indigo:
// fifo
module fifo#(parameter DEPTH = 16,
             parameter WIDTH = 16)(
  	input logic clk,
  	input logic rst,
  	input logic push_i,
    input logic [WIDTH-1:0] push_data_i,
  	input logic pop_i,
    output logic [WIDTH-1:0] pop_data_i,
    output logic fifo_full,
    output logic fifo_empty);
==> flow/config.mk <==
export PLATFORM = sky130hd
export DESIGN_NAME = fifo
export DESIGN_NICKNAME = fifo
export VERILOG_FILES = /design/flow/design.v
export SDC_FILE = /design/flow/constraint.sdc
export NUM_CORES = 4
export LEC_CHECK = 0
export CAP_MARGIN = 15
export CELL_PAD_IN_SITES_GLOBAL_PLACEMENT = 3
export CORE_ASPECT_RATIO = 0.52
export CORE_MARGIN = 2
export CORE_UTILIZATION = 40
export PLACE_DENSITY_LB_ADDON = 0.07
export SLEW_MARGIN = 40
==> flow/constraint.sdc <==
create_clock -name core_clock -period 4.96 [get_ports {clk}]
set_input_delay 0.9920 -clock core_clock [delete_from_list [all_inputs] [get_ports {clk}]]
set_output_delay 0.9920 -clock core_clock [all_outputs]
set_load 0.01 [all_outputs]
run.sh (not shown) runs the stock make flow with config.mk's settings and CLKGATE_MAP_FILE=.
Edits applied to the flow inputs when going from indigo to sierra:
Settings: CTS_CLUSTER_SIZE: unset -> 30; CAP_MARGIN: 15 -> 20; CELL_PAD_IN_SITES_GLOBAL_PLACEMENT: 3 -> unset; SLEW_MARGIN: 40 -> 20; PLACE_DENSITY_LB_ADDON: 0.07 -> unset; CORE_ASPECT_RATIO: 0.52 -> unset; CORE_UTILIZATION: 40 -> 72; PLACE_DENSITY: unset -> 0.41; the clock period (ns, I/O delays scaled along): 4.96 -> 2.19.
### Flow results
- [sierra] final area rose 6.0% relative to indigo
- indigo has lower area overhead of the layout relative to synthesis than sierra.
- Reported for indigo and sierra, area figure in the yosys stat output turned out identical to the last digit.
- Going from indigo to sierra, die extent in y grows by about 3.3%.
- From the logs: sierra reached the end of the flow and failed the layout checks with negative setup slack.
- [compare] base=indigo new=sierra: via count grew by about 8%; number of stages on the worst setup path grew by 3; met3 layer wire length in the routed design grew by 69%.
- In sierra relative to indigo, count of non-filler cells in the finished layout had gone down by more than 10%.
> inputs changed (sierra -> nickel)
Settings: CTS_CLUSTER_SIZE removed (was 30); PLACE_DENSITY changed from 0.41 to 0.38; GPL_ROUTABILITY_DRIVEN newly set to 0; MIN_ROUTING_LAYER newly set to met1; HOLD_SLACK_MARGIN newly set to 0.16; CTS_CLUSTER_DIAMETER newly set to 231; CELL_PAD_IN_SITES_GLOBAL_PLACEMENT newly set to 0; GPL_TIMING_DRIVEN newly set to 1; the clock period (ns, I/O delays scaled along) changed from 2.19 to 2.92.
--- outcome ---
Start point of the critical path = wr_ptr[0]$_SDFFE_PP0N_: sierra; start point of the critical path = wr_ptr[1]$_SDFFE_PP0N_: nickel
NOTE: path length in cells of the critical path in nickel falls short of that of sierra
On data required time of the worst path: nickel sits above sierra.
The higher register-to-register slack of sierra and nickel is in nickel.
nickel | stages: all done | timing, DRC, antenna: all pass
Sort sierra and nickel by smallest hold slack, descending, and nickel comes first.
Measured against each other, sierra and nickel differ in sum of internal, switching and leakage power, the higher figure coming from sierra.
Compared with sierra, in nickel final area fell about 5.5%, length of routed met2 wiring now smaller, number of buffers other than clock buffers in the final layout decreased by 33 relative to the old numbers, placed standard-cell area shows a reduction of about 4.3%.

========
== run 1 ==
Starting RTL as in the previous note.
make LEC_CHECK=0 CAP_MARGIN=20 CORE_MARGIN=2 CORE_UTILIZATION=17 SLEW_MARGIN=20 finish   # period 3.41 ns
Modified inputs, run 2 compared to run 1
- changing CORE_UTILIZATION from 17 to 72
- setting CTS_CLUSTER_SIZE to 30 for the first time
- changing the clock period (ns, I/O delays scaled along) from 3.41 to 1.94
--- outcome ---
Finished, but not clean: run 2, with setup timing.
Cmp run 1 and run 2 / met1 layer usage reported by global route / lower: run 1
What run 2 reported for die span in y has to be multiplied by 2.0 to get the figure for run 1.
Against run 1, run 2 comes in 0.77 ns lower on final period demand of the worst path.
Changes observed in run 2 relative to run 1: fmax moved up; critical path depth climbed 2.
On run 2: cell depth of the worst hold path is 1 lower than what run 1 gave.
Net total in the final layout ends up higher on run 2.
Changes observed in run 2 relative to run 1: total power shows an increase of 84%, clock-buffer cell count shows an increase of 7, share of the clock period used by the worst path shows an increase of 28 points, fill cell instance count of the final layout shows a reduction of 8076.
## Diff of input files: run 3 against run 2
- CTS_CLUSTER_SIZE changed from 30 to 37
- the clock period (ns, I/O delays scaled along) changed from 1.94 to 4.01
--- outcome ---
Run 3 reached the final stage; the timing, DRC and antenna checks on its layout passed. Relative to run 2, the sum of routed wire segments on met1 of run 3 is lower by about 16%. Number of DRC markers in iteration 0 on run 3 is ahead of run 2. Of run 3 and run 2, the higher setup slack belongs to run 3. | detailed placer's ending HPWL | run 3 vs run 2 | better |. In run 3, the total global routing track utilization came out 7.8 points below the value in run 2. According to the power report, total power for run 3 is lower than for run 2.
Edits applied to the flow inputs when going from run 3 to run 4:
- a change of CTS_CLUSTER_SIZE from 37 to 30
- a change of SLEW_MARGIN from 20 to 40
- an added SETUP_SLACK_MARGIN of 0.55
- an added PLACE_DENSITY_LB_ADDON of 0.12
- a change of the clock period (ns, I/O delays scaled along) from 4.01 to 1.94
==> comparison <==
Run 4 had finished all stages when the layout checks came back failing, citing setup timing.
Looking only at combinational cell fraction of total power, and setting everything else aside, the higher value of run 4 and run 3 goes to run 4.
Run 4 and run 3 ended up with nearly the same clock-pin slew on the worst setup and hold paths.
Routability-driven placement congestion ratio, run 4 and run 3, lower one = run 3.
Comparing number of standard cells in the layout, taps in and fillers out for run 4 and run 3, the smaller number came from run 3.
The number of diodes number comes out higher for run 4 vs run 3.
Looking at power across run 4 and run 3, the one that comes out lower is run 3.
Run 4 — initial detailed-routing violation count about 65% higher, run 3 as reference
Summary of run 4 over run 3: final hold slack saw an increase; sequential cell fraction of total power shrank by 3.7 points.
Changes in run 5 relative to run 4:
- PLACE_DENSITY_LB_ADDON no longer set, was 0.12
- CORE_UTILIZATION now 66, was 72
- CTS_CLUSTER_SIZE no longer set, was 30
- SETUP_SLACK_MARGIN no longer set, was 0.55
- SLEW_MARGIN now 20, was 40
- the clock period (ns, I/O delays scaled along) now 2.66, was 1.94
## What came out
Run 5 went all the way through synthesis, placement and routing and the layout is clean on timing, DRC and antenna. Area: run 5 vs run 4 -> run 5 smaller. On count of clock-net buffers in the final layout: between run 5 and run 4, it ends up higher for run 4. Run 4 ended up with fifo_full as its endpoint of the most critical setup path; run 5 ended up with mem_queue[237]. Run 4 has higher wire length of the first global-routing pass than run 5.
Relative to run 5, the following input files were edited for run 6:
- swapping 66 for 40 in CORE_UTILIZATION
- swapping 2.66 for 5.0 in the clock period (ns, I/O delays scaled along)
- Reported for run 5 and run 6, number of multi-input combinational cells turned out identical to the last digit.
- Layout overhead on the synthesized area on run 6 is down relative to run 5.
- [compare] base=run 5 new=run 6: vertical die dimension increased by about 28% relative to the old numbers, cell area decreased by 1.5% relative to the old numbers, final standard cell count with taps included and fillers excluded increased by about 12% relative to the old numbers.
- Total track usage, run 5 and run 6, lower one = run 6.
- Compare run 5 and run 6 | number of global-route vias before repair lower: run 6
- [compare] base=run 5 new=run 6: cell-internal power -about 50%; worst setup slack +1.49 ns; core area +about 65%; routed wire length -about 0.5%.
Power and IR drop assume default switching activity.
